==> design.v <==
`timescale 1ns / 1ps
module cordic_advanced #(
    parameter DATA_WIDTH = 18,           
    parameter ANGLE_WIDTH = 32,          
    parameter ITERATIONS = 18,           
    parameter PIPELINE_STAGES = 18       
)(
    input  wire                         clk,
    input  wire                         rst_n,
    input  wire                         enable,
    input  wire signed [DATA_WIDTH-1:0] x_in,
    input  wire signed [DATA_WIDTH-1:0] y_in,
    input  wire signed [ANGLE_WIDTH-1:0] z_in,           
    input  wire                         data_valid_in,
    output wire                         data_ready_out,
    output wire signed [DATA_WIDTH:0]   x_out,
    output wire signed [DATA_WIDTH:0]   y_out,
    output wire signed [ANGLE_WIDTH-1:0] z_out,
    output wire                         data_valid_out,
    input  wire                         data_ready_in,
    output wire                         overflow,
    output wire [15:0]                  iterations_count,
    output wire [31:0]                  throughput_counter
);
    localparam real CORDIC_GAIN = 1.646760258121;
    localparam signed [DATA_WIDTH-1:0] K_INVERSE = 
        (DATA_WIDTH == 16) ? 16'd19898 :
        (DATA_WIDTH == 18) ? 18'd79593 :
        (DATA_WIDTH == 20) ? 20'd318371 : 16'd19898;
    function [ANGLE_WIDTH-1:0] atan_lut;
        input integer idx;
        begin
            case(idx)
                0:  atan_lut = 32'h20000000;   
                1:  atan_lut = 32'h12E4051E;   
                2:  atan_lut = 32'h09FB385B;   
                3:  atan_lut = 32'h051111D4;   
                4:  atan_lut = 32'h028B0D43;   
                5:  atan_lut = 32'h0145D7E1;   
                6:  atan_lut = 32'h00A2F61E;   
                7:  atan_lut = 32'h00517C55;   
                8:  atan_lut = 32'h0028BE53;   
                9:  atan_lut = 32'h00145F2E;   
                10: atan_lut = 32'h000A2F98;   
                11: atan_lut = 32'h000517CC;   
                12: atan_lut = 32'h00028BE6;   
                13: atan_lut = 32'h000145F3;   
                14: atan_lut = 32'h0000A2F9;
                15: atan_lut = 32'h0000517D;
                16: atan_lut = 32'h000028BE;
                17: atan_lut = 32'h0000145F;
                18: atan_lut = 32'h00000A2F;
                19: atan_lut = 32'h00000518;
                20: atan_lut = 32'h0000028C;
                21: atan_lut = 32'h00000146;
                22: atan_lut = 32'h000000A3;
                23: atan_lut = 32'h00000051;
                24: atan_lut = 32'h00000028;
                25: atan_lut = 32'h00000014;
                26: atan_lut = 32'h0000000A;
                27: atan_lut = 32'h00000005;
                28: atan_lut = 32'h00000002;
                29: atan_lut = 32'h00000001;
                default: atan_lut = 32'h00000000;
            endcase
        end
    endfunction
    reg signed [DATA_WIDTH:0]   x_pipe [0:PIPELINE_STAGES];
    reg signed [DATA_WIDTH:0]   y_pipe [0:PIPELINE_STAGES];
    reg signed [ANGLE_WIDTH-1:0] z_pipe [0:PIPELINE_STAGES];
    reg                         valid_pipe [0:PIPELINE_STAGES];
    reg [15:0] iteration_counter;
    reg [31:0] throughput_cnt;
    reg        overflow_flag;
    assign data_ready_out = enable;
    assign data_valid_out = valid_pipe[PIPELINE_STAGES];
    assign iterations_count = iteration_counter;
    assign throughput_counter = throughput_cnt;
    assign overflow = overflow_flag;
    wire [1:0] quadrant;
    assign quadrant = z_in[ANGLE_WIDTH-1:ANGLE_WIDTH-2];
    always @(posedge clk or negedge rst_n) begin
        if (!rst_n) begin
            x_pipe[0] <= 0;
            y_pipe[0] <= 0;
            z_pipe[0] <= 0;
            valid_pipe[0] <= 0;
        end else if (enable && data_valid_in) begin
            valid_pipe[0] <= 1'b1;
            case (quadrant)
                2'b00, 2'b11: begin   
                    x_pipe[0] <= {x_in[DATA_WIDTH-1], x_in};
                    y_pipe[0] <= {y_in[DATA_WIDTH-1], y_in};
                    z_pipe[0] <= z_in;
                end
                2'b01: begin   
                    x_pipe[0] <= -{y_in[DATA_WIDTH-1], y_in};
                    y_pipe[0] <= {x_in[DATA_WIDTH-1], x_in};
                    z_pipe[0] <= {2'b00, z_in[ANGLE_WIDTH-3:0]};
                end
                2'b10: begin   
                    x_pipe[0] <= {y_in[DATA_WIDTH-1], y_in};
                    y_pipe[0] <= -{x_in[DATA_WIDTH-1], x_in};
                    z_pipe[0] <= {2'b11, z_in[ANGLE_WIDTH-3:0]};
                end
            endcase
        end else if (enable) begin
            valid_pipe[0] <= 0;
        end
    end
    genvar i;
    generate
        for (i = 0; i < PIPELINE_STAGES; i = i + 1) begin : cordic_pipeline
            wire decision_sign;
            wire signed [DATA_WIDTH:0] x_shifted, y_shifted;
            assign x_shifted = x_pipe[i] >>> i;
            assign y_shifted = y_pipe[i] >>> i;
            assign decision_sign = z_pipe[i][ANGLE_WIDTH-1];
            always @(posedge clk or negedge rst_n) begin
                if (!rst_n) begin
                    x_pipe[i+1] <= 0;
                    y_pipe[i+1] <= 0;
                    z_pipe[i+1] <= 0;
                    valid_pipe[i+1] <= 0;
                end else if (enable) begin
                    valid_pipe[i+1] <= valid_pipe[i];
                    if (valid_pipe[i]) begin
                        if (decision_sign) begin   
                            x_pipe[i+1] <= x_pipe[i] + y_shifted;
                            y_pipe[i+1] <= y_pipe[i] - x_shifted;
                            z_pipe[i+1] <= z_pipe[i] + atan_lut(i);
                        end else begin   
                            x_pipe[i+1] <= x_pipe[i] - y_shifted;
                            y_pipe[i+1] <= y_pipe[i] + x_shifted;
                            z_pipe[i+1] <= z_pipe[i] - atan_lut(i);
                        end
                    end else begin
                        x_pipe[i+1] <= x_pipe[i];
                        y_pipe[i+1] <= y_pipe[i];
                        z_pipe[i+1] <= z_pipe[i];
                    end
                end
            end
        end
    endgenerate
    assign x_out = x_pipe[PIPELINE_STAGES];
    assign y_out = y_pipe[PIPELINE_STAGES];
    assign z_out = z_pipe[PIPELINE_STAGES];
    always @(posedge clk or negedge rst_n) begin
        if (!rst_n) begin
            overflow_flag <= 0;
        end else begin
            if (valid_pipe[PIPELINE_STAGES]) begin
                overflow_flag <= (x_pipe[PIPELINE_STAGES] == {1'b1, {DATA_WIDTH{1'b0}}}) ||
                                 (y_pipe[PIPELINE_STAGES] == {1'b1, {DATA_WIDTH{1'b0}}});
            end
        end
    end
    always @(posedge clk or negedge rst_n) begin
        if (!rst_n) begin
            iteration_counter <= 0;
            throughput_cnt <= 0;
        end else begin
            if (data_valid_in && enable)
                iteration_counter <= iteration_counter + 1;
            if (data_valid_out && data_ready_in)
                throughput_cnt <= throughput_cnt + 1;
        end
    end
endmodule
module cordic_sincos #(
    parameter DATA_WIDTH = 18,
    parameter ANGLE_WIDTH = 32,
    parameter PIPELINE_STAGES = 18
)(
    input  wire                         clk,
    input  wire                         rst_n,
    input  wire                         enable,
    input  wire signed [ANGLE_WIDTH-1:0] angle,
    input  wire                         angle_valid,
    output wire                         angle_ready,
    output wire signed [DATA_WIDTH:0]   cos_out,
    output wire signed [DATA_WIDTH:0]   sin_out,
    output wire                         result_valid,
    input  wire                         result_ready
);
    localparam signed [DATA_WIDTH-1:0] K_INV = 
        (DATA_WIDTH == 16) ? 16'd19898 :
        (DATA_WIDTH == 18) ? 18'd79593 :
        (DATA_WIDTH == 20) ? 20'd318371 : 16'd19898;
    wire overflow;
    wire [15:0] iter_count;
    wire [31:0] throughput;
    cordic_advanced #(
        .DATA_WIDTH(DATA_WIDTH),
        .ANGLE_WIDTH(ANGLE_WIDTH),
        .ITERATIONS(PIPELINE_STAGES),
        .PIPELINE_STAGES(PIPELINE_STAGES)
    ) cordic_core (
        .clk(clk),
        .rst_n(rst_n),
        .enable(enable),
        .x_in(K_INV),
        .y_in({DATA_WIDTH{1'b0}}),
        .z_in(angle),
        .data_valid_in(angle_valid),
        .data_ready_out(angle_ready),
        .x_out(cos_out),
        .y_out(sin_out),
        .z_out(),
        .data_valid_out(result_valid),
        .data_ready_in(result_ready),
        .overflow(overflow),
        .iterations_count(iter_count),
        .throughput_counter(throughput)
    );
endmodule
==> run.sh <==
#!/bin/bash
# the make line also repeats each setting of config.mk as NAME=value (left out here)
make -C /OpenROAD-flow-scripts/flow DESIGN_CONFIG=/design/flow/config.mk WORK_HOME=/design/flow/orfs CLKGATE_MAP_FILE= finish
==> config.mk <==
export PLATFORM = sky130hd
export DESIGN_NAME = cordic_advanced
export DESIGN_NICKNAME = cordic_advanced
export VERILOG_FILES = /design/flow/design.v
export SDC_FILE = /design/flow/constraint.sdc
export NUM_CORES = 4
export LEC_CHECK = 0
export CAP_MARGIN = 20
export CORE_MARGIN = 2
export CORE_UTILIZATION = 40
export SLEW_MARGIN = 20
==> constraint.sdc <==
create_clock -name core_clock -period 3.42 [get_ports {clk}]
set_input_delay 0.6840 -clock core_clock [delete_from_list [all_inputs] [get_ports {clk}]]
set_output_delay 0.6840 -clock core_clock [all_outputs]
set_load 0.01 [all_outputs]
==> flow report, run 1 <==
OUTCOME
------------------------------------------------------------------------------
Result of the run                                                 failed layout checks
Reasons for failing layout checks                                 negative setup slack

SYNTHESIS
------------------------------------------------------------------------------
Mux share of post-synthesis cell area                                   7.160%
Distinct cell type count after synthesis                                    98
Synth cell count leaders                                          sky130_fd_sc_hd__a21oi_1 (2076), sky130_fd_sc_hd__nor2_1 (1896), sky130_fd_sc_hd__dfrtp_1 (1398)
Area share of the largest cell type after synthesis                     28.24%
Yosys-reported design area after synthesis                          0.1239 mm²
Total standard cell area after synthesis                            0.1239 mm²
Basic Gates by Area                                                     15.43%
Asr flop ratio synth                                                    100.0%
Gate count after technology mapping                                      14930
Largest family of logic cells by area                             AND-OR/OR-AND gates
Net count of the mapped netlist                                          16320
Post-synth top area cell                                          sky130_fd_sc_hd__dfrtp_1
Count of instantiated cells in the yosys netlist                         14930
Synthesized-area fraction occupied by ao, oa, aoi and oai cells         22.79%
YS warnings                                                                  5
Dominant register cell in the synthesized netlist                 sky130_fd_sc_hd__dfrtp_1
Yosys adder share                                                       13.67%
Most used standard cell by instance count after synthesis         sky130_fd_sc_hd__a21oi_1
Number of synthesized register bits                                       1398
Sequential element share of the synthesized area                        28.24%
Syn avg cell area                                                    8.301 µm²
Leading cell types by total area after synthesis                  sky130_fd_sc_hd__dfrtp_1 (28%), sky130_fd_sc_hd__ha_1 (13%), sky130_fd_sc_hd__a21oi_1 (8.4%), sky130_fd_sc_hd__xnor2_1 (6.4%), sky130_fd_sc_hd__mux2i_1 (6.3%)
Flip-flops with a built-in enable                                            0
Xor/xnor share                                                          9.077%

CTS
------------------------------------------------------------------------------
CTS buffer count                                                           176
Worst-path clk slew                                                    0.06 ns
Library cell used as clock root buffer                            sky130_fd_sc_hd__clkbuf_16
Clk Latency, worst-skew pair                                           0.89 ns
Clock tree sinks                                                          1398
CTS tree                                                                 built
Number of buffers on the longest clock path                                  4
Clock H-tree levels                                                          4

PLACEMENT
------------------------------------------------------------------------------
HPWL after detailed placement                                        283800 µm
Global placer's final weighted congestion                               0.9225
Placed cell areas                                                   0.1423 mm²
Count of buffers from port buffering                                       193

GLOBAL ROUTING
------------------------------------------------------------------------------
Pin count of the biggest net entering global routing                       131
Antenna violations before repair                                             6
Congestion Overflow GR                                                       0
Wire length of the first global-routing pass                         594400 µm
Tot GR Track Use                                                        22.89%
Vias in the first global route                                          108900

FINAL TIMING
------------------------------------------------------------------------------
Clk_skew                                                            0.06355 ns
Share of the cycle needed by the critical path after routing            102.6%
Final Hold Violating Endpoints                                               0
Transition time of the tightest slew-check pin                        1.018 ns
Max Transition Viols Final                                                   0
Final Worst Setup Slack                                            -0.08747 ns
Relative slew slack                                                     32.10%
RSZ-0062 raised after global routing                                      true
Final-report setup violation count                                          12
Final min period                                                      3.507 ns
Highest achievable clock rate                                        285.1 MHz
Tightest hold margin                                                 0.2958 ns

HOLD PATH
------------------------------------------------------------------------------
Min-Delay Endpoint                                                x_pipe[2][0]$_DFFE_PN0P_
Min-Delay Path Class                                                 in -> reg
Number of cells traversed by the worst hold path                             3
Worst hold path startpoint                                              enable

WORST SETUP PATH
------------------------------------------------------------------------------
Count of cells along the worst register-to-register path                    15
Critical setup path kind                                            reg -> reg
Crit path cell chain                                              or4_4 > nor3b_4 > buf_4 > a21oi_1 > xor2_1 > ha_2 > or3_4 > a211oi_4 > o31ai_2 > o41ai_2 > buf_4 > xnor2_1 > nand2_1 > xor2_1 > a21oi_1
Startpoint type of the worst setup path                               register
Critical Path Sink                                                x_pipe[4][18]$_DFFE_PN0P_
Number of cells on the critical path                                        15
Data arrival time at the worst-slack endpoint                          4.33 ns
Biggest cell delay along the critical path                             0.58 ns
Endpoint required time on the critical path                            4.24 ns
Startpoint of the worst setup timing path                         y_pipe[3][7]$_DFFE_PN0P_
Family with the most delay on the worst path                      simple AND/OR/NAND/NOR gates
Number of buffer and inverter stages on the critical path                    2
Sort of element at the end of the critical path                       register
Endpoint of the worst-slack reg-to-reg timing path                x_pipe[4][18]$_DFFE_PN0P_
Critical path fanouts, max                                                   3
Start of the worst register-to-register path                      y_pipe[3][7]$_DFFE_PN0P_
Slowest cell on crit path                                         sky130_fd_sc_hd__or4_4
R2R Setup Slk                                                         -0.09 ns

LAYOUT
------------------------------------------------------------------------------
Share of the core filled with cells in the final layout                 50.71%
Final Instance Area                                                 0.1565 mm²
Total Nets Final                                                         17970
Synthesis-to-layout area growth                                         26.32%

DIE
------------------------------------------------------------------------------
Area of the core                                                    0.3086 mm²
Starting Density                                                        40.15%
Die height                                                            560.5 µm
IO Count                                                                   194
Die x size                                                            560.5 µm
Overall die area                                                    0.3142 mm²
Floorplan row count                                                        204

ROUTE
------------------------------------------------------------------------------
Routed via count                                                        114700
ANT nets after route                                                         0
Number of DRC violations after detailed routing                              0
Count of TritonRoute iterations in the first routing pass                    7
Number of DRC violations after detailed-routing iteration 0               6957
Overall routed net length                                            379500 µm
Wirelength per Cell                                                   18.21 µm
Avg Vias per Cell                                                        5.504

FLOW RUN
------------------------------------------------------------------------------
Total of max-cap violations                                                  0
Count of tool warnings                                                     112

layer usage:
metal,part of all wire [%],up-vias,routed length (µm),GRT usage [%]
li1,-,57180,-,-
met1,45,54880,170400,30.31
met2,48,2041,183200,39.35
met3,3.3,620,12700,1.853
met4,3.5,0,13170,7.367
met5,0,-,0,0
area by class of cell:
type	instances	area, µm²
Antenna cell	2	5.005
Clock buffer	246	4950
Clock inverter	75	968.4
Fill cell	29220	152100
Inverter	559	2163
Multi-Input combinational cell	12330	90790
Sequential cell	1398	35060
Tap cell	4120	5155
Timing Repair Buffer	2108	17410
Timing Repair inverter	1	6.256
stage by stage:
step | TNS, ns | std cells | worst slack [ns]
after global placement | -8.754 | 20240 | -0.4201
after global routing | -10.71 | 20840 | -0.3055
after CTS | -0.08715 | 20640 | -0.04816
after detailed placement | -11.16 | 20240 | -0.3864
final | -0.4433 | 20840 | -0.08747
after floorplan | -2.663 | 14930 | -0.2529
what timing repair did:
item,CTS,global route
setup endpoints to repair,158,380
hold endpoints to repair,8,0
hold buffers,1,0
pin swaps,141,744
gates resized,266,1032
setup buffers,88,212
cloned,1,3
==> run 2: changes to the inputs <==
CORE_UTILIZATION = 72   (was 40)
CTS_CLUSTER_DIAMETER = 90   (was unset)
clock period = 3.02 ns   (was 3.42 ns; I/O delays follow)
==> run 2 against run 1 <==
- the run now fails in clock tree synthesis
- synthesized area unchanged
- die size decreased by 44%
- synthesized cell count unchanged
==> flow report, run 2 <==
SYNTHESIS
------------------------------------------------------------------------------
Flip-flops with a built-in enable                                            0
Sequential element share of the synthesized area                        28.24%
Synthesized-area fraction occupied by ao, oa, aoi and oai cells         22.79%
Dominant register cell in the synthesized netlist                 sky130_fd_sc_hd__dfrtp_1
Net count of the mapped netlist                                          16320
Basic Gates by Area                                                     15.43%
Gate count after technology mapping                                      14930
Leading cell types by total area after synthesis                  sky130_fd_sc_hd__dfrtp_1 (28%), sky130_fd_sc_hd__ha_1 (13%), sky130_fd_sc_hd__a21oi_1 (8.4%), sky130_fd_sc_hd__xnor2_1 (6.4%), sky130_fd_sc_hd__mux2i_1 (6.3%)
Asr flop ratio synth                                                    100.0%
Mux share of post-synthesis cell area                                   7.160%
Number of synthesized register bits                                       1398
Synth cell count leaders                                          sky130_fd_sc_hd__a21oi_1 (2076), sky130_fd_sc_hd__nor2_1 (1896), sky130_fd_sc_hd__dfrtp_1 (1398)
Syn avg cell area                                                    8.301 µm²
Post-synth top area cell                                          sky130_fd_sc_hd__dfrtp_1
Most used standard cell by instance count after synthesis         sky130_fd_sc_hd__a21oi_1
Xor/xnor share                                                          9.077%
Area share of the largest cell type after synthesis                     28.24%
Distinct cell type count after synthesis                                    98
Largest family of logic cells by area                             AND-OR/OR-AND gates
Total standard cell area after synthesis                            0.1239 mm²
Yosys-reported design area after synthesis                          0.1239 mm²
Yosys adder share                                                       13.67%
YS warnings                                                                  5
Count of instantiated cells in the yosys netlist                         14930

OUTCOME
------------------------------------------------------------------------------
Stage at which the flow ended                                     clock tree synthesis
Run-stopping error                                                [ERROR DPL-0033] detailed placement checks failed during check placement.
Result of the run                                                 stopped before the end

DIE
------------------------------------------------------------------------------
Starting Density                                                        72.30%
Die height                                                            418.8 µm
Area of the core                                                    0.1714 mm²
IO Count                                                                   194
Floorplan row count                                                        152
Die x size                                                            418.8 µm
Overall die area                                                    0.1754 mm²

PLACEMENT
------------------------------------------------------------------------------
Placed cell count                                                        19520
Global placer's final weighted congestion                                1.039
HPWL after detailed placement                                        325200 µm
Count of buffers from port buffering                                       193

[run 2: stage by stage]
stage               TNS (ns)  setup WS (ns)  instance area [µm²]
floorplan             -48.48        -0.6438               127600
global placement      -68.53        -0.6220               151100
detailed placement   -126.20        -0.6616               151100
==> run 3: changes to the inputs <==
CAP_MARGIN = 15   (was 20)
CELL_PAD_IN_SITES_GLOBAL_PLACEMENT = 0   (was unset)
CTS_CLUSTER_DIAMETER = unset   (was 90)
CTS_CLUSTER_SIZE = 84   (was unset)
GPL_TIMING_DRIVEN = 1   (was unset)
HOLD_SLACK_MARGIN = -0.07   (was unset)
MAX_ROUTING_LAYER = met4   (was unset)
MIN_ROUTING_LAYER = met1   (was unset)
PLACE_DENSITY = 0.65   (was unset)
SETUP_SLACK_MARGIN = -0.07   (was unset)
clock period = 3.31 ns   (was 3.02 ns; I/O delays follow)
==> run 3 against run 2 <==
- the run fails in global routing
- synthesized cell count is the same
- die size stayed put
- synthesized area is the same
==> flow report, run 3 <==
OUTCOME
------------------------------------------------------------------------------
Result of the run                                                 stopped before the end
Stage at which the flow ended                                     global routing

SYNTHESIS
------------------------------------------------------------------------------
Net count of the mapped netlist                                          16320
Flip-flops with a built-in enable                                            0
Most used standard cell by instance count after synthesis         sky130_fd_sc_hd__a21oi_1
Yosys-reported design area after synthesis                          0.1239 mm²
Post-synth top area cell                                          sky130_fd_sc_hd__dfrtp_1
Mux share of post-synthesis cell area                                   7.160%
Largest family of logic cells by area                             AND-OR/OR-AND gates
Sequential element share of the synthesized area                        28.24%
Count of instantiated cells in the yosys netlist                         14930
Dominant register cell in the synthesized netlist                 sky130_fd_sc_hd__dfrtp_1
Number of synthesized register bits                                       1398
Area share of the largest cell type after synthesis                     28.24%
Yosys adder share                                                       13.67%
Xor/xnor share                                                          9.077%
Asr flop ratio synth                                                    100.0%
Synth cell count leaders                                          sky130_fd_sc_hd__a21oi_1 (2076), sky130_fd_sc_hd__nor2_1 (1896), sky130_fd_sc_hd__dfrtp_1 (1398)
Leading cell types by total area after synthesis                  sky130_fd_sc_hd__dfrtp_1 (28%), sky130_fd_sc_hd__ha_1 (13%), sky130_fd_sc_hd__a21oi_1 (8.4%), sky130_fd_sc_hd__xnor2_1 (6.4%), sky130_fd_sc_hd__mux2i_1 (6.3%)
Synthesized-area fraction occupied by ao, oa, aoi and oai cells         22.79%
Basic Gates by Area                                                     15.43%
YS warnings                                                                  5
Syn avg cell area                                                    8.301 µm²
Distinct cell type count after synthesis                                    98
Total standard cell area after synthesis                            0.1239 mm²
Gate count after technology mapping                                      14930

PLACEMENT
------------------------------------------------------------------------------
Count of buffers from port buffering                                       193
HPWL after detailed placement                                        298300 µm
Global placer's final weighted congestion                                1.084

DIE
------------------------------------------------------------------------------
Floorplan row count                                                        152
Area of the core                                                    0.1714 mm²
Die height                                                            418.8 µm
Overall die area                                                    0.1754 mm²
Die x size                                                            418.8 µm
IO Count                                                                   194
Starting Density                                                        72.30%

CTS
------------------------------------------------------------------------------
Number of buffers on the longest clock path                                  3
CTS buffer count                                                           158
Clock tree sinks                                                          1398
Clock H-tree levels                                                          4
Library cell used as clock root buffer                            sky130_fd_sc_hd__clkbuf_16

==> run 3: what timing repair did <==
| action | 4_1_cts |
|---|---|
| hold endpoints to repair | 37 |
| buffers inserted | 145 |
| endpoints found under the setup margin | 237 |
| resized | 488 |
| pin swaps | 307 |
| hold buffers | 1 |
==> run 3: metrics by stage <==
stage / hold WS [ns] / area [µm²] / cells / setup WS [ns]
after floorplan: 0.3664 / 125100 / 14930 / -0.3629
after global placement: 0.4550 / 141100 / 18540 / -0.3861
after detailed placement: 0.4592 / 141100 / 18540 / -0.5146
after CTS: 0.3083 / 150000 / 18960 / -0.1896
==> run 4: changes to the inputs <==
ABC_AREA = 1   (was unset)
CAP_MARGIN = 20   (was 15)
CELL_PAD_IN_SITES_DETAIL_PLACEMENT = 0   (was unset)
CELL_PAD_IN_SITES_GLOBAL_PLACEMENT = unset   (was 0)
CORE_ASPECT_RATIO = 1.55   (was unset)
CORE_UTILIZATION = 19   (was 72)
CTS_CLUSTER_DIAMETER = 262   (was unset)
CTS_CLUSTER_SIZE = 10   (was 84)
GPL_ROUTABILITY_DRIVEN = 0   (was unset)
GPL_TIMING_DRIVEN = unset   (was 1)
HOLD_SLACK_MARGIN = unset   (was -0.07)
MAX_ROUTING_LAYER = met5   (was met4)
MIN_ROUTING_LAYER = unset   (was met1)
PLACE_DENSITY = unset   (was 0.65)
SETUP_SLACK_MARGIN = 1.23   (was -0.07)
SLEW_MARGIN = 5   (was 20)
TNS_END_PERCENT = 90   (was unset)
clock period = 6.36 ns   (was 3.31 ns; I/O delays follow)
==> run 4 against run 3 <==
- now clean on timing, DRC and antenna
- synthesized area is 12% higher
- die size grew to 4.2 times the previous value
- synthesized cell count grew 46%
==> flow report, run 4 <==
CTS
------------------------------------------------------------------------------
Clk Latency, worst-skew pair                                           0.97 ns
Postcts setup bufs                                                           0
CTS buffer count                                                           162
Count of hold buffers inserted by post-cts repair                            0
Resized cells post-CTS                                                       0
CTS tree                                                                 built
Clock tree sinks                                                          1398
Clock H-tree levels                                                          4
Library cell used as clock root buffer                            sky130_fd_sc_hd__clkbuf_16
Number of buffers on the longest clock path                                  4
Worst-path clk slew                                                    0.06 ns

LAYOUT
------------------------------------------------------------------------------
Fillcell total                                                           82550
Area used by multi-input combinational logic                       0.09221 mm²
Total Nets Final                                                         23080
Synthesis-to-layout area growth                                         12.47%
Storage element area                                               0.03499 mm²

SYNTHESIS
------------------------------------------------------------------------------
Distinct cell type count after synthesis                                    61
Leading cell types by total area after synthesis                  sky130_fd_sc_hd__dfrtp_1 (25%), sky130_fd_sc_hd__nand2_1 (17%), sky130_fd_sc_hd__ha_1 (11%), sky130_fd_sc_hd__a21oi_1 (7.1%), sky130_fd_sc_hd__inv_1 (6.7%)
Number of synthesized register bits                                       1398
Mux share of post-synthesis cell area                                0.008107%
Yosys-reported design area after synthesis                          0.1389 mm²
Area share of the largest cell type after synthesis                     25.19%
Count of instantiated cells in the yosys netlist                         21750
Dominant register cell in the synthesized netlist                 sky130_fd_sc_hd__dfrtp_1
Gate count after technology mapping                                      21750
Basic Gates by Area                                                     31.82%
Net count of the mapped netlist                                          23140
Post-synth top area cell                                          sky130_fd_sc_hd__dfrtp_1
Total standard cell area after synthesis                            0.1389 mm²
Sequential element share of the synthesized area                        25.19%
Most used standard cell by instance count after synthesis         sky130_fd_sc_hd__nand2_1
Synth cell count leaders                                          sky130_fd_sc_hd__nand2_1 (6347), sky130_fd_sc_hd__inv_1 (2483), sky130_fd_sc_hd__a21oi_1 (1968)
Xor/xnor share                                                          3.877%
Flip-flops with a built-in enable                                            0
YS warnings                                                                  5
Syn avg cell area                                                    6.387 µm²
Yosys adder share                                                       12.20%
Largest family of logic cells by area                             simple AND/OR/NAND/NOR gates
Synthesized-area fraction occupied by ao, oa, aoi and oai cells         18.49%
Asr flop ratio synth                                                    100.0%

ROUTE
------------------------------------------------------------------------------
Number of DRC violations after detailed routing                              0
Number of DRC violations after detailed-routing iteration 0               9938
Count of TritonRoute iterations in the first routing pass                    7
Avg Vias per Cell                                                        4.744
ANT nets after route                                                         0
Routed via count                                                        148600
Wirelength per Cell                                                   16.88 µm
Overall routed net length                                            528800 µm

GLOBAL ROUTING
------------------------------------------------------------------------------
Wire length of the first global-routing pass                         815700 µm
GR met3 Demand/Resource                                                 1.560%
Vias in the first global route                                          149300
Antenna violations before repair                                            11
Fraction of met1 tracks used by global routing                          12.84%
Global-route met2 utilization                                           26.07%
Tot GR Track Use                                                        13.67%
Pin count of the biggest net entering global routing                       162
GRT busiest layer                                                         met2
Congestion Overflow GR                                                       0

PLACEMENT
------------------------------------------------------------------------------
HPWL after detailed placement                                        415300 µm
Count of buffers from port buffering                                       193

FINAL TIMING
------------------------------------------------------------------------------
Final min period                                                      3.982 ns
Transition time of the tightest slew-check pin                        1.126 ns
Share of the cycle needed by the critical path after routing            62.61%
Final-report setup violation count                                           0
Relative slew slack                                                     24.92%
RSZ-0062 raised after global routing                                     false
Highest achievable clock rate                                        251.1 MHz
Max Transition Viols Final                                                   0
Final Hold Violating Endpoints                                               0
Total Neg Setup Slack                                                     0 ns
Clk_skew                                                            0.09462 ns

WORST SETUP PATH
------------------------------------------------------------------------------
Start of the worst register-to-register path                      x_pipe[9][9]$_DFFE_PN0P_
Critical path fanouts, max                                                   5
R2R Setup Slk                                                          2.38 ns
Data arrival time at the worst-slack endpoint                          4.71 ns
Crit path cell chain                                              inv_1 > ha_1 > nand3_1 > nand2_1 > xor2_1 > inv_1 > ha_1 > nand2_1 > o21ai_0 > nor2_1 > o21ai_0 > xor2_1 > o21ai_0 > o21ai_0
Startpoint type of the worst setup path                               register
Number of buffer and inverter stages on the critical path                    2
Sort of element at the end of the critical path                       register
Critical setup path kind                                            reg -> reg
Critical Path Sink                                                y_pipe[10][7]$_DFFE_PN0P_
Count of cells along the worst register-to-register path                    14
Number of cells on the critical path                                        14
Slowest cell on crit path                                         sky130_fd_sc_hd__o21ai_0
Endpoint required time on the critical path                            7.08 ns
Startpoint of the worst setup timing path                         x_pipe[9][9]$_DFFE_PN0P_
Family with the most delay on the worst path                      AND-OR/OR-AND gates
Biggest cell delay along the critical path                             0.73 ns
Crit-path most repeated cell                                      sky130_fd_sc_hd__o21ai_0
Endpoint of the worst-slack reg-to-reg timing path                y_pipe[10][7]$_DFFE_PN0P_

DIE
------------------------------------------------------------------------------
Starting Density                                                        19.03%
Die height                                                             1068 µm
IO Count                                                                   194
Area of the core                                                    0.7299 mm²
Floorplan row count                                                        391
Die x size                                                            690.8 µm
Overall die area                                                    0.7381 mm²

OUTCOME
------------------------------------------------------------------------------
Result of the run                                                 complete, no violations

HOLD PATH
------------------------------------------------------------------------------
Min-Delay Path Class                                               in -> async

FLOW RUN
------------------------------------------------------------------------------
Count of tool warnings                                                     126
Total of max-cap violations                                                  0

## run 4: metrics by stage
| stage | cell area, µm² | setup WS (ns) | utilization [%] | std cells | hold slack (ns) |
|---|---|---|---|---|---|
| after CTS | 156200 | 2.423 | 21.40 | 31330 | 0.2322 |
| final | 156200 | 2.378 | 21.40 | 31330 | 0.2298 |
| after detailed placement | 151900 | 2.194 | 20.81 | 31150 | 0.4593 |
| after global placement | 151900 | 1.963 | 20.81 | 31150 | 0.4564 |
| after floorplan | 138900 | 2.796 | - | 21750 | 0.4422 |
| after global routing | 156200 | 2.118 | 21.40 | 31330 | 0.2439 |
## run 4: final cells by class
type                       count  share of cell area [%]
clock buffer                 167                   2.634
sequential                  1398                   22.40
timing repair buffer         336                   2.065
inverter                    2510                   6.036
clock inverter                12                  0.1233
multi-input combinational  17280                   59.03
antenna                        4                0.006407
tap                         9628                   7.711
## run 4: layer usage
layer	vias to the layer above	wire length [µm]
met5	-	24
met1	68800	181000
met4	4	54060
met3	2262	22980
li1	72340	-
met2	5235	270800
==> run 5: changes to the inputs <==
ABC_AREA = unset   (was 1)
CELL_PAD_IN_SITES_DETAIL_PLACEMENT = 2   (was 0)
CORE_ASPECT_RATIO = 1.22   (was 1.55)
CORE_UTILIZATION = 40   (was 19)
CTS_CLUSTER_DIAMETER = unset   (was 262)
CTS_CLUSTER_SIZE = unset   (was 10)
GPL_ROUTABILITY_DRIVEN = unset   (was 0)
MAX_ROUTING_LAYER = met4   (was met5)
SLEW_MARGIN = 20   (was 5)
TNS_END_PERCENT = 20   (was 90)
clock period = 4.5 ns   (was 6.36 ns; I/O delays follow)
==> run 5 against run 4 <==
- synthesized area decreased by 11%
- synthesized cell count shrank 31%
- die size down 57%
- the flow now stops in global routing
==> flow report, run 5 <==
SYNTHESIS
------------------------------------------------------------------------------
Net count of the mapped netlist                                          16320
Mux share of post-synthesis cell area                                   7.160%
Post-synth top area cell                                          sky130_fd_sc_hd__dfrtp_1
Most used standard cell by instance count after synthesis         sky130_fd_sc_hd__a21oi_1
Xor/xnor share                                                          9.077%
Number of synthesized register bits                                       1398
Sequential element share of the synthesized area                        28.24%
Leading cell types by total area after synthesis                  sky130_fd_sc_hd__dfrtp_1 (28%), sky130_fd_sc_hd__ha_1 (13%), sky130_fd_sc_hd__a21oi_1 (8.4%), sky130_fd_sc_hd__xnor2_1 (6.4%), sky130_fd_sc_hd__mux2i_1 (6.3%)
Yosys-reported design area after synthesis                          0.1239 mm²
Syn avg cell area                                                    8.301 µm²
Area share of the largest cell type after synthesis                     28.24%
YS warnings                                                                  5
Synth cell count leaders                                          sky130_fd_sc_hd__a21oi_1 (2076), sky130_fd_sc_hd__nor2_1 (1896), sky130_fd_sc_hd__dfrtp_1 (1398)
Basic Gates by Area                                                     15.43%
Dominant register cell in the synthesized netlist                 sky130_fd_sc_hd__dfrtp_1
Gate count after technology mapping                                      14930
Distinct cell type count after synthesis                                    98
Yosys adder share                                                       13.67%
Largest family of logic cells by area                             AND-OR/OR-AND gates
Flip-flops with a built-in enable                                            0
Total standard cell area after synthesis                            0.1239 mm²
Synthesized-area fraction occupied by ao, oa, aoi and oai cells         22.79%
Asr flop ratio synth                                                    100.0%
Count of instantiated cells in the yosys netlist                         14930

CTS
------------------------------------------------------------------------------
Library cell used as clock root buffer                            sky130_fd_sc_hd__clkbuf_16
CTS buffer count                                                           178
Clock tree sinks                                                          1398
Number of buffers on the longest clock path                                  4
Clock H-tree levels                                                          4

DIE
------------------------------------------------------------------------------
IO Count                                                                   194
Die height                                                            618.7 µm
Starting Density                                                        40.23%
Die x size                                                            507.9 µm
Floorplan row count                                                        225
Overall die area                                                    0.3142 mm²
Area of the core                                                    0.3080 mm²

PLACEMENT
------------------------------------------------------------------------------
HPWL after detailed placement                                        457800 µm
Global placer's final weighted congestion                               0.8999
Placement Setup Slack                                               -0.2193 ns
Count of buffers from port buffering                                       193

OUTCOME
------------------------------------------------------------------------------
Stage at which the flow ended                                     global routing
Result of the run                                                 stopped before the end
Run-stopping error                                                [ERROR GRT-0116] Global routing finished with congestion. Check the congestion regions in the DRC Viewer.

GLOBAL ROUTING
------------------------------------------------------------------------------
Tot GR Track Use                                                        73.08%
Congestion Overflow GR                                                    1379

==> run 5: what timing repair did <==
action,4_1_cts
hold buffers,1
pin swaps,157
gates cloned,2
endpoints found under the hold margin,47
endpoints found under the setup margin,834
gates resized,844
setup buffers,215
==> run 5: layer usage <==
layer / track usage, % / GRT overflow
met5: - / -
met1: 69.62 / 50
met4: 75.76 / 488
met3: 59.28 / 117
met2: 86.47 / 724
==> run 5: through the flow <==
stage               instance area (µm²)  instances  setup TNS [ns]  util, %
detailed placement               131700      18790          -1.224    42.76
CTS                              143400      19330               0    46.58
global placement                 131700      18790               0    42.76
floorplan                        125100      14930               0        -
==> run 6: changes to the inputs <==
CELL_PAD_IN_SITES_DETAIL_PLACEMENT = 0   (was 2)
CORE_UTILIZATION = 19   (was 40)
CTS_CLUSTER_SIZE = 10   (was unset)
SLEW_MARGIN = 5   (was 20)
TNS_END_PERCENT = 90   (was 20)
==> run 6 against run 5 <==
- the run now finishes clean
- synthesized cell count is the same
- synthesized area is the same
- die size grew 110%
==> flow report, run 6 <==
SYNTHESIS
------------------------------------------------------------------------------
Mux share of post-synthesis cell area                                   7.160%
Sequential element share of the synthesized area                        28.24%
Asr flop ratio synth                                                    100.0%
YS warnings                                                                  5
Dominant register cell in the synthesized netlist                 sky130_fd_sc_hd__dfrtp_1
Total standard cell area after synthesis                            0.1239 mm²
Flip-flops with a built-in enable                                            0
Synthesized-area fraction occupied by ao, oa, aoi and oai cells         22.79%
Most used standard cell by instance count after synthesis         sky130_fd_sc_hd__a21oi_1
Syn avg cell area                                                    8.301 µm²
Number of synthesized register bits                                       1398
Area share of the largest cell type after synthesis                     28.24%
Yosys-reported design area after synthesis                          0.1239 mm²
Leading cell types by total area after synthesis                  sky130_fd_sc_hd__dfrtp_1 (28%), sky130_fd_sc_hd__ha_1 (13%), sky130_fd_sc_hd__a21oi_1 (8.4%), sky130_fd_sc_hd__xnor2_1 (6.4%), sky130_fd_sc_hd__mux2i_1 (6.3%)
Net count of the mapped netlist                                          16320
Distinct cell type count after synthesis                                    98
Yosys adder share                                                       13.67%
Synth cell count leaders                                          sky130_fd_sc_hd__a21oi_1 (2076), sky130_fd_sc_hd__nor2_1 (1896), sky130_fd_sc_hd__dfrtp_1 (1398)
Largest family of logic cells by area                             AND-OR/OR-AND gates
Count of instantiated cells in the yosys netlist                         14930
Basic Gates by Area                                                     15.43%
Gate count after technology mapping                                      14930
Xor/xnor share                                                          9.077%
Post-synth top area cell                                          sky130_fd_sc_hd__dfrtp_1

GLOBAL ROUTING
------------------------------------------------------------------------------
Antenna violations before repair                                             1
Tot GR Track Use                                                        11.19%
Wire length of the first global-routing pass                         598300 µm
Vias in the first global route                                          111400
Pin count of the biggest net entering global routing                       210
Congestion Overflow GR                                                       0

WORST SETUP PATH
------------------------------------------------------------------------------
Data arrival time at the worst-slack endpoint                          4.40 ns
Slowest cell on crit path                                         sky130_fd_sc_hd__dfrtp_2
Start of the worst register-to-register path                      y_pipe[13][13]$_DFFE_PN0P_
Sort of element at the end of the critical path                       register
Endpoint of the worst-slack reg-to-reg timing path                x_pipe[14][18]$_DFFE_PN0P_
Endpoint required time on the critical path                            5.35 ns
Family with the most delay on the worst path                      AND-OR/OR-AND gates
Startpoint of the worst setup timing path                         y_pipe[13][13]$_DFFE_PN0P_
Number of cells on the critical path                                        15
Startpoint type of the worst setup path                               register
R2R Setup Slk                                                          0.95 ns
Crit-path most repeated cell                                      sky130_fd_sc_hd__a21oi_2
Critical setup path kind                                            reg -> reg
Crit path cell chain                                              inv_2 > ha_4 > mux2_4 > fa_2 > a21o_1 > a21oi_2 > o21bai_1 > a21oi_2 > a2111oi_4 > o21ai_2 > a21oi_2 > o41ai_2 > xor2_1 > or3_1 > a31oi_1
Critical path fanouts, max                                                   2
Critical Path Sink                                                x_pipe[14][18]$_DFFE_PN0P_
Count of cells along the worst register-to-register path                    15
Biggest cell delay along the critical path                             0.43 ns
Number of buffer and inverter stages on the critical path                    1

ROUTE
------------------------------------------------------------------------------
Number of DRC violations after detailed-routing iteration 0               5661
Wirelength per Cell                                                   15.74 µm
Routed via count                                                        113700
Count of TritonRoute iterations in the first routing pass                    6
Avg Vias per Cell                                                        4.622
Overall routed net length                                            387300 µm
Number of DRC violations after detailed routing                              0
ANT nets after route                                                         0

LAYOUT
------------------------------------------------------------------------------
Storage element area                                               0.03523 mm²
Area used by multi-input combinational logic                       0.09665 mm²
Synthesis-to-layout area growth                                         32.02%
Share of the core filled with cells in the final layout                 25.17%
Final Instance Area                                                 0.1636 mm²
Total Nets Final                                                         17310
Fillcell total                                                           69260

FINAL TIMING
------------------------------------------------------------------------------
Clk_skew                                                            0.07598 ns
Highest achievable clock rate                                        281.8 MHz
Tightest hold margin                                                 0.4727 ns
Final min period                                                      3.549 ns
Max Transition Viols Final                                                   0
Relative slew slack                                                     26.12%
Transition time of the tightest slew-check pin                        1.108 ns
Total Neg Setup Slack                                                     0 ns
RSZ-0062 raised after global routing                                      true
Share of the cycle needed by the critical path after routing            78.87%
Final Hold Violating Endpoints                                               0
Final-report setup violation count                                           0

CTS
------------------------------------------------------------------------------
Clock H-tree levels                                                          4
CTS tree                                                                 built
Worst-path clk slew                                                    0.06 ns
Clock tree sinks                                                          1398
Clk Latency, worst-skew pair                                           0.93 ns
Number of buffers on the longest clock path                                  4
CTS buffer count                                                           185
Library cell used as clock root buffer                            sky130_fd_sc_hd__clkbuf_16

HOLD PATH
------------------------------------------------------------------------------
Number of cells traversed by the worst hold path                             2
Worst hold path startpoint                                        z_pipe[0][4]$_DFFE_PN0P_
Min-Delay Endpoint                                                z_pipe[0][4]$_DFFE_PN0P_
Min-Delay Path Class                                                reg -> reg

PLACEMENT
------------------------------------------------------------------------------
Global placer's final weighted congestion                               0.8873
HPWL after detailed placement                                        270900 µm
Placed cell areas                                                   0.1378 mm²
Count of buffers from port buffering                                       193

FLOW RUN
------------------------------------------------------------------------------
Count of tool warnings                                                     112
Total of max-cap violations                                                  0

DIE
------------------------------------------------------------------------------
Die height                                                            895.9 µm
IO Count                                                                   194
Die x size                                                            735.1 µm
Floorplan row count                                                        327
Area of the core                                                    0.6497 mm²
Starting Density                                                        19.07%
Overall die area                                                    0.6586 mm²

OUTCOME
------------------------------------------------------------------------------
Result of the run                                                 complete, no violations

## run 6: per-layer routing
layer | global-route usage, % | part of all wire [%] | vias up
met1 | 12.75 | 41 | 54720
li1 | - | - | 55840
met3 | 1.221 | 3.4 | 925
met4 | 4.399 | 5.0 | 0
met2 | 19.98 | 50 | 2197
met5 | - | 0 | -
## run 6: cell type report
cell class / instances / share of cell area, %
timing repair buffer: 1434 / 7.872
inverter: 559 / 1.355
antenna: 2 / 0.003060
tap: 8554 / 6.543
multi-input combinational: 12330 / 59.09
sequential: 1398 / 21.54
timing repair inverter: 1 / 0.005355
clock buffer: 274 / 3.300
clock inverter: 42 / 0.2930
## run 6: timing repair
item | CTS | global route
hold endpoints to repair | 16 | 0
setup buffers | 548 | 462
hold buffers | 1 | 0
gates resized | 1113 | 1404
pin swaps | 647 | 1209
endpoints found under the setup margin | 542 | 477
cloned | 7 | 8
## run 6: stage by stage
stage	setup slack (ns)	cells
4_1_cts	0.9995	24130
3_3_place_gp	0.3573	23250
5_1_grt	0.8149	24600
2_1_floorplan	0.8362	14930
6_report	0.9510	24600
3_5_place_dp	0.4965	23250
==> run 7: changes to the inputs <==
ABC_AREA = 1   (was unset)
CELL_PAD_IN_SITES_DETAIL_PLACEMENT = unset   (was 0)
CORE_ASPECT_RATIO = unset   (was 1.22)
CORE_UTILIZATION = 72   (was 19)
CTS_CLUSTER_DIAMETER = 52   (was unset)
CTS_CLUSTER_SIZE = unset   (was 10)
MAX_ROUTING_LAYER = unset   (was met4)
PLACE_DENSITY_LB_ADDON = 0.3   (was unset)
SETUP_SLACK_MARGIN = 0.5   (was 1.23)
SLEW_MARGIN = 20   (was 5)
TNS_END_PERCENT = unset   (was 90)
clock period = 2.03 ns   (was 4.5 ns; I/O delays follow)
==> run 7 against run 6 <==
- the flow now stops in detailed placement
- die size shrank 70%
- synthesized area up 12%
- synthesized cell count is 46% higher
==> flow report, run 7 <==
SYNTHESIS
------------------------------------------------------------------------------
YS warnings                                                                  5
Asr flop ratio synth                                                    100.0%
Total standard cell area after synthesis                            0.1389 mm²
Synthesized-area fraction occupied by ao, oa, aoi and oai cells         18.49%
Count of instantiated cells in the yosys netlist                         21750
Flip-flops with a built-in enable                                            0
Xor/xnor share                                                          3.877%
Most used standard cell by instance count after synthesis         sky130_fd_sc_hd__nand2_1
Syn avg cell area                                                    6.387 µm²
Gate count after technology mapping                                      21750
Sequential element share of the synthesized area                        25.19%
Area share of the largest cell type after synthesis                     25.19%
Distinct cell type count after synthesis                                    61
Number of synthesized register bits                                       1398
Largest family of logic cells by area                             simple AND/OR/NAND/NOR gates
Yosys-reported design area after synthesis                          0.1389 mm²
Yosys adder share                                                       12.20%
Net count of the mapped netlist                                          23140
Basic Gates by Area                                                     31.82%
Synth cell count leaders                                          sky130_fd_sc_hd__nand2_1 (6347), sky130_fd_sc_hd__inv_1 (2483), sky130_fd_sc_hd__a21oi_1 (1968)
Dominant register cell in the synthesized netlist                 sky130_fd_sc_hd__dfrtp_1
Post-synth top area cell                                          sky130_fd_sc_hd__dfrtp_1
Leading cell types by total area after synthesis                  sky130_fd_sc_hd__dfrtp_1 (25%), sky130_fd_sc_hd__nand2_1 (17%), sky130_fd_sc_hd__ha_1 (11%), sky130_fd_sc_hd__a21oi_1 (7.1%), sky130_fd_sc_hd__inv_1 (6.7%)
Mux share of post-synthesis cell area                                0.008107%

OUTCOME
------------------------------------------------------------------------------
Result of the run                                                 stopped before the end
Stage at which the flow ended                                     detailed placement
Run-stopping error                                                [ERROR DPL-0033] detailed placement checks failed during check placement.

PLACEMENT
------------------------------------------------------------------------------
Count of buffers from port buffering                                       193
Global placer's final weighted congestion                                1.188

DIE
------------------------------------------------------------------------------
Die height                                                            443.2 µm
Floorplan row count                                                        161
Die x size                                                            443.2 µm
Area of the core                                                    0.1922 mm²
Starting Density                                                        72.28%
IO Count                                                                   194
Overall die area                                                    0.1964 mm²

[run 7: metrics by stage]
stage / hold slack, ns / instance area (µm²)
after floorplan: 0.1104 / 142500
after global placement: 0.3821 / 181900
==> run 8: changes to the inputs <==
ABC_AREA = unset   (was 1)
CORE_UTILIZATION = 70   (was 72)
CTS_CLUSTER_DIAMETER = 320   (was 52)
CTS_CLUSTER_SIZE = 24   (was unset)
PLACE_DENSITY_LB_ADDON = unset   (was 0.3)
SETUP_SLACK_MARGIN = 0.52   (was 0.5)
clock period = 3.7 ns   (was 2.03 ns; I/O delays follow)
==> run 8 against run 7 <==
- synthesized cell count shrank 31%
- the layout now fails its checks (negative setup slack)
- die size decreased by 8.2%
- synthesized area fell by 11%
==> flow report, run 8 <==
CTS
------------------------------------------------------------------------------
CTS buffer count                                                            68
Clock tree sinks                                                          1398
CTS tree                                                                 built
Clock H-tree levels                                                          3
Worst-path clk slew                                                    0.10 ns
Library cell used as clock root buffer                            sky130_fd_sc_hd__clkbuf_16
Number of buffers on the longest clock path                                  3
Clk Latency, worst-skew pair                                           0.80 ns

WORST SETUP PATH
------------------------------------------------------------------------------
Critical Path Sink                                                y_pipe[16][14]$_DFFE_PN0P_
Number of cells on the critical path                                        17
Biggest cell delay along the critical path                             0.48 ns
Family with the most delay on the worst path                      AND-OR/OR-AND gates
Critical setup path kind                                            reg -> reg
Endpoint required time on the critical path                            4.34 ns
Endpoint of the worst-slack reg-to-reg timing path                y_pipe[16][14]$_DFFE_PN0P_
Data arrival time at the worst-slack endpoint                          4.68 ns
Crit path cell chain                                              buf_12 > buf_6 > buf_12 > nor2_4 > xnor2_2 > ha_1 > a21o_1 > a21o_1 > a21oi_2 > o21ai_2 > a211oi_4 > buf_4 > nor2_1 > a21oi_1 > xnor2_1 > mux2i_1 > a21oi_1
Critical path fanouts, max                                                   5
R2R Setup Slk                                                         -0.34 ns
Sort of element at the end of the critical path                       register
Slowest cell on crit path                                         sky130_fd_sc_hd__dfrtp_2
Number of buffer and inverter stages on the critical path                    4
Start of the worst register-to-register path                      z_pipe[15][31]$_DFFE_PN0P_
Startpoint type of the worst setup path                               register
Startpoint of the worst setup timing path                         z_pipe[15][31]$_DFFE_PN0P_
Count of cells along the worst register-to-register path                    17

GLOBAL ROUTING
------------------------------------------------------------------------------
Wire length of the first global-routing pass                         609700 µm
Congestion Overflow GR                                                       0
Antenna violations before repair                                            13
Tot GR Track Use                                                        41.14%
Pin count of the biggest net entering global routing                       147
Vias in the first global route                                          116800

SYNTHESIS
------------------------------------------------------------------------------
Synth cell count leaders                                          sky130_fd_sc_hd__a21oi_1 (2076), sky130_fd_sc_hd__nor2_1 (1896), sky130_fd_sc_hd__dfrtp_1 (1398)
Most used standard cell by instance count after synthesis         sky130_fd_sc_hd__a21oi_1
Leading cell types by total area after synthesis                  sky130_fd_sc_hd__dfrtp_1 (28%), sky130_fd_sc_hd__ha_1 (13%), sky130_fd_sc_hd__a21oi_1 (8.4%), sky130_fd_sc_hd__xnor2_1 (6.4%), sky130_fd_sc_hd__mux2i_1 (6.3%)
Count of instantiated cells in the yosys netlist                         14930
Flip-flops with a built-in enable                                            0
Xor/xnor share                                                          9.077%
Yosys adder share                                                       13.67%
Basic Gates by Area                                                     15.43%
Syn avg cell area                                                    8.301 µm²
Mux share of post-synthesis cell area                                   7.160%
Gate count after technology mapping                                      14930
Largest family of logic cells by area                             AND-OR/OR-AND gates
Dominant register cell in the synthesized netlist                 sky130_fd_sc_hd__dfrtp_1
Yosys-reported design area after synthesis                          0.1239 mm²
Distinct cell type count after synthesis                                    98
Synthesized-area fraction occupied by ao, oa, aoi and oai cells         22.79%
Sequential element share of the synthesized area                        28.24%
Total standard cell area after synthesis                            0.1239 mm²
Area share of the largest cell type after synthesis                     28.24%
Number of synthesized register bits                                       1398
Post-synth top area cell                                          sky130_fd_sc_hd__dfrtp_1
Net count of the mapped netlist                                          16320
YS warnings                                                                  5
Asr flop ratio synth                                                    100.0%

FINAL TIMING
------------------------------------------------------------------------------
Final-report setup violation count                                          21
Clk_skew                                                            0.04734 ns
Relative slew slack                                                     4.372%
Final Hold Violating Endpoints                                               0
Highest achievable clock rate                                        247.8 MHz
Transition time of the tightest slew-check pin                        1.426 ns
Tightest hold margin                                                 0.4588 ns
Final min period                                                      4.036 ns
Final Worst Setup Slack                                             -0.3359 ns
Total Neg Setup Slack                                                -3.066 ns
Max Transition Viols Final                                                   0
Share of the cycle needed by the critical path after routing            109.1%
RSZ-0062 raised after global routing                                      true

PLACEMENT
------------------------------------------------------------------------------
Count of buffers from port buffering                                       193
HPWL after detailed placement                                        281200 µm
Placed cell areas                                                   0.1330 mm²
Global placer's final weighted congestion                                1.034

LAYOUT
------------------------------------------------------------------------------
Synthesis-to-layout area growth                                         18.25%
Share of the core filled with cells in the final layout                 83.28%
Total Nets Final                                                         17090
Final Instance Area                                                 0.1465 mm²

ROUTE
------------------------------------------------------------------------------
Overall routed net length                                            429000 µm
Number of DRC violations after detailed-routing iteration 0              14830
Routed via count                                                        125600
ANT nets after route                                                         0
Count of TritonRoute iterations in the first routing pass                   14
Number of DRC violations after detailed routing                              0
Wirelength per Cell                                                   23.75 µm
Avg Vias per Cell                                                        6.952

FLOW RUN
------------------------------------------------------------------------------
Count of tool warnings                                                     126
Total of max-cap violations                                                  0

DIE
------------------------------------------------------------------------------
Floorplan row count                                                        154
IO Count                                                                   194
Starting Density                                                        70.43%
Area of the core                                                    0.1759 mm²
Overall die area                                                    0.1804 mm²
Die height                                                            424.7 µm
Die x size                                                            424.7 µm

OUTCOME
------------------------------------------------------------------------------
Reasons for failing layout checks                                 negative setup slack
Result of the run                                                 failed layout checks

HOLD PATH
------------------------------------------------------------------------------
Number of cells traversed by the worst hold path                             3
Worst hold path startpoint                                              enable
Min-Delay Endpoint                                                x_pipe[5][1]$_DFFE_PN0P_
Min-Delay Path Class                                                 in -> reg

-- run 8: stage by stage --
step / worst slack [ns] / cells
2_1_floorplan: 0.03616 / 14930
5_1_grt: -0.3501 / 18060
4_1_cts: 0.1814 / 17730
3_3_place_gp: -0.1181 / 17420
6_report: -0.3359 / 18070
3_5_place_dp: -0.1933 / 17420
-- run 8: cell type report --
class | count | area [µm²]
Multi-Input combinational cell | 12330 | 92760
Sequential cell | 1398 | 35080
Fill cell | 10090 | 29420
Timing Repair Buffer | 1333 | 11640
Tap cell | 2340 | 2928
Inverter | 559 | 2187
Clock buffer | 93 | 1859
Clock inverter | 2 | 28.78
Antenna cell | 7 | 17.52
-- run 8: routing by layer --
metal	GRT usage, %	vias up	routed length, µm	part of all wire [%]
li1	-	55180	-	-
met1	49.08	59630	152300	36
met2	70.20	7897	199000	46
met3	5.665	2863	38550	9.0
met4	25.46	18	38910	9.1
met5	0	-	138	0.032
-- run 8: what timing repair did --
item	in CTS	in global routing
endpoints found under the hold margin	31	0
buffers inserted	210	322
cloned	1	5
resized	444	1109
hold buffers	1	0
endpoints found under the setup margin	505	612
pin swaps	240	756
==> run 9: changes to the inputs <==
ABC_AREA = 1   (was unset)
CELL_PAD_IN_SITES_DETAIL_PLACEMENT = 0   (was unset)
CORE_ASPECT_RATIO = 1.5   (was unset)
CORE_MARGIN = 10   (was 2)
CORE_UTILIZATION = 72   (was 70)
CTS_CLUSTER_DIAMETER = 358   (was 320)
CTS_CLUSTER_SIZE = 69   (was 24)
GPL_ROUTABILITY_DRIVEN = 0   (was unset)
GPL_TIMING_DRIVEN = 0   (was unset)
MAX_ROUTING_LAYER = met4   (was unset)
MIN_ROUTING_LAYER = met2   (was unset)
PLACE_DENSITY = 0.7   (was unset)
SETUP_SLACK_MARGIN = unset   (was 0.52)
SLEW_MARGIN = 25   (was 20)
TNS_END_PERCENT = 95   (was unset)
clock period = 4.5 ns   (was 3.7 ns; I/O delays follow)
==> run 9 against run 8 <==
- the run now fails in global routing
- synthesized cell count is 46% higher
- synthesized area grew 12%
- die size rose by 17%
==> flow report, run 9 <==
OUTCOME
------------------------------------------------------------------------------
Result of the run                                                 stopped before the end
Stage at which the flow ended                                     global routing
Run-stopping error                                                [ERROR GRT-0116] Global routing finished with congestion. Check the congestion regions in the DRC Viewer.

SYNTHESIS
------------------------------------------------------------------------------
Sequential element share of the synthesized area                        25.19%
Asr flop ratio synth                                                    100.0%
Count of instantiated cells in the yosys netlist                         21750
Yosys adder share                                                       12.20%
YS warnings                                                                  5
Dominant register cell in the synthesized netlist                 sky130_fd_sc_hd__dfrtp_1
Synth cell count leaders                                          sky130_fd_sc_hd__nand2_1 (6347), sky130_fd_sc_hd__inv_1 (2483), sky130_fd_sc_hd__a21oi_1 (1968)
Area share of the largest cell type after synthesis                     25.19%
Most used standard cell by instance count after synthesis         sky130_fd_sc_hd__nand2_1
Gate count after technology mapping                                      21750
Flip-flops with a built-in enable                                            0
Yosys-reported design area after synthesis                          0.1389 mm²
Net count of the mapped netlist                                          23140
Largest family of logic cells by area                             simple AND/OR/NAND/NOR gates
Number of synthesized register bits                                       1398
Leading cell types by total area after synthesis                  sky130_fd_sc_hd__dfrtp_1 (25%), sky130_fd_sc_hd__nand2_1 (17%), sky130_fd_sc_hd__ha_1 (11%), sky130_fd_sc_hd__a21oi_1 (7.1%), sky130_fd_sc_hd__inv_1 (6.7%)
Basic Gates by Area                                                     31.82%
Distinct cell type count after synthesis                                    61
Syn avg cell area                                                    6.387 µm²
Mux share of post-synthesis cell area                                0.008107%
Xor/xnor share                                                          3.877%
Post-synth top area cell                                          sky130_fd_sc_hd__dfrtp_1
Synthesized-area fraction occupied by ao, oa, aoi and oai cells         18.49%
Total standard cell area after synthesis                            0.1389 mm²

DIE
------------------------------------------------------------------------------
Die height                                                            557.9 µm
Starting Density                                                        72.34%
Area of the core                                                    0.1920 mm²
Floorplan row count                                                        197
IO Count                                                                   194
Die x size                                                            378.6 µm
Overall die area                                                    0.2112 mm²

CTS
------------------------------------------------------------------------------
Clock tree sinks                                                          1398
CTS buffer count                                                            24
Postcts setup bufs                                                           0
Library cell used as clock root buffer                            sky130_fd_sc_hd__clkbuf_16
Clock H-tree levels                                                          1
Number of buffers on the longest clock path                                  3

PLACEMENT
------------------------------------------------------------------------------
Placement Setup Slack                                               -0.2739 ns
Count of buffers from port buffering                                       191
HPWL after detailed placement                                        516400 µm

GLOBAL ROUTING
------------------------------------------------------------------------------
Congestion Overflow GR                                                    8022
Tot GR Track Use                                                        100.2%

-- run 9: through the flow --
stage	hold WS (ns)	cell area (µm²)	cells	TNS (ns)
CTS	0.4925	146300	24510	0
floorplan	0.4422	138900	21750	0
detailed placement	0.4588	145600	24480	-0.5838
global placement	0.4554	143900	24430	-
-- run 9: layer usage --
metal | GRT overflow | GRT usage [%]
met1 | - | -
met2 | 2693 | 99.93
met3 | 4077 | 105.9
met4 | 1252 | 91.63
met5 | - | -
-- run 9: what timing repair did --
item | CTS
gates resized | 3
setup endpoints to repair | 3
hold buffers | 1
hold endpoints to repair | 77
pin swaps | 0
==> run 10: changes to the inputs <==
ABC_AREA = unset   (was 1)
CELL_PAD_IN_SITES_DETAIL_PLACEMENT = unset   (was 0)
CORE_ASPECT_RATIO = unset   (was 1.5)
CORE_MARGIN = 2   (was 10)
CTS_CLUSTER_DIAMETER = unset   (was 358)
CTS_CLUSTER_SIZE = unset   (was 69)
GPL_ROUTABILITY_DRIVEN = unset   (was 0)
GPL_TIMING_DRIVEN = unset   (was 0)
MAX_ROUTING_LAYER = unset   (was met4)
MIN_ROUTING_LAYER = unset   (was met2)
PLACE_DENSITY = 0.64   (was 0.7)
SETUP_SLACK_MARGIN = 0.93   (was unset)
SLEW_MARGIN = 20   (was 25)
TNS_END_PERCENT = unset   (was 95)
clock period = 3.13 ns   (was 4.5 ns; I/O delays follow)
==> run 10 against run 9 <==
- the run again fails in global routing
- synthesized area fell by 11%
- synthesized cell count is 31% lower
- die size down 17%
==> flow report, run 10 <==
SYNTHESIS
------------------------------------------------------------------------------
Net count of the mapped netlist                                          16320
Count of instantiated cells in the yosys netlist                         14930
Sequential element share of the synthesized area                        28.24%
Asr flop ratio synth                                                    100.0%
Leading cell types by total area after synthesis                  sky130_fd_sc_hd__dfrtp_1 (28%), sky130_fd_sc_hd__ha_1 (13%), sky130_fd_sc_hd__a21oi_1 (8.4%), sky130_fd_sc_hd__xnor2_1 (6.4%), sky130_fd_sc_hd__mux2i_1 (6.3%)
Syn avg cell area                                                    8.301 µm²
Largest family of logic cells by area                             AND-OR/OR-AND gates
Total standard cell area after synthesis                            0.1239 mm²
Number of synthesized register bits                                       1398
Yosys adder share                                                       13.67%
Flip-flops with a built-in enable                                            0
Synth cell count leaders                                          sky130_fd_sc_hd__a21oi_1 (2076), sky130_fd_sc_hd__nor2_1 (1896), sky130_fd_sc_hd__dfrtp_1 (1398)
Basic Gates by Area                                                     15.43%
Synthesized-area fraction occupied by ao, oa, aoi and oai cells         22.79%
Dominant register cell in the synthesized netlist                 sky130_fd_sc_hd__dfrtp_1
YS warnings                                                                  5
Post-synth top area cell                                          sky130_fd_sc_hd__dfrtp_1
Xor/xnor share                                                          9.077%
Distinct cell type count after synthesis                                    98
Most used standard cell by instance count after synthesis         sky130_fd_sc_hd__a21oi_1
Mux share of post-synthesis cell area                                   7.160%
Yosys-reported design area after synthesis                          0.1239 mm²
Gate count after technology mapping                                      14930
Area share of the largest cell type after synthesis                     28.24%

DIE
------------------------------------------------------------------------------
Die height                                                            418.8 µm
Floorplan row count                                                        152
Area of the core                                                    0.1714 mm²
Overall die area                                                    0.1754 mm²
Starting Density                                                        72.30%
Die x size                                                            418.8 µm
IO Count                                                                   194

GLOBAL ROUTING
------------------------------------------------------------------------------
Congestion Overflow GR                                                     780
Tot GR Track Use                                                        81.69%

OUTCOME
------------------------------------------------------------------------------
Run-stopping error                                                [ERROR GRT-0116] Global routing finished with congestion. Check the congestion regions in the DRC Viewer.
Result of the run                                                 stopped before the end
Stage at which the flow ended                                     global routing

CTS
------------------------------------------------------------------------------
Clock tree sinks                                                          1398
Number of buffers on the longest clock path                                  3
Clock H-tree levels                                                          4
CTS buffer count                                                           163
Library cell used as clock root buffer                            sky130_fd_sc_hd__clkbuf_16

PLACEMENT
------------------------------------------------------------------------------
Global placer's final weighted congestion                                1.041
Placement Setup Slack                                               -0.6856 ns
Count of buffers from port buffering                                       193
HPWL after detailed placement                                        312200 µm

==> run 10: per-layer routing <==
layer,GRT overflow,track usage [%]
met5,3,36.68
met4,317,84.70
met3,38,68.03
met2,408,97.14
met1,14,80.07
==> run 10: through the flow <==
| stage | instances | instance area (µm²) |
|---|---|---|
| after floorplan | 14930 | 127000 |
| after global placement | 19100 | 147000 |
| after detailed placement | 19100 | 147000 |
| after CTS | 19870 | 162300 |
==> run 10: what timing repair did <==
item,4_1_cts
hold buffers,1
endpoints found under the hold margin,36
pin swaps,901
buffers inserted,467
gates resized,1257
cloned,4
endpoints found under the setup margin,1183
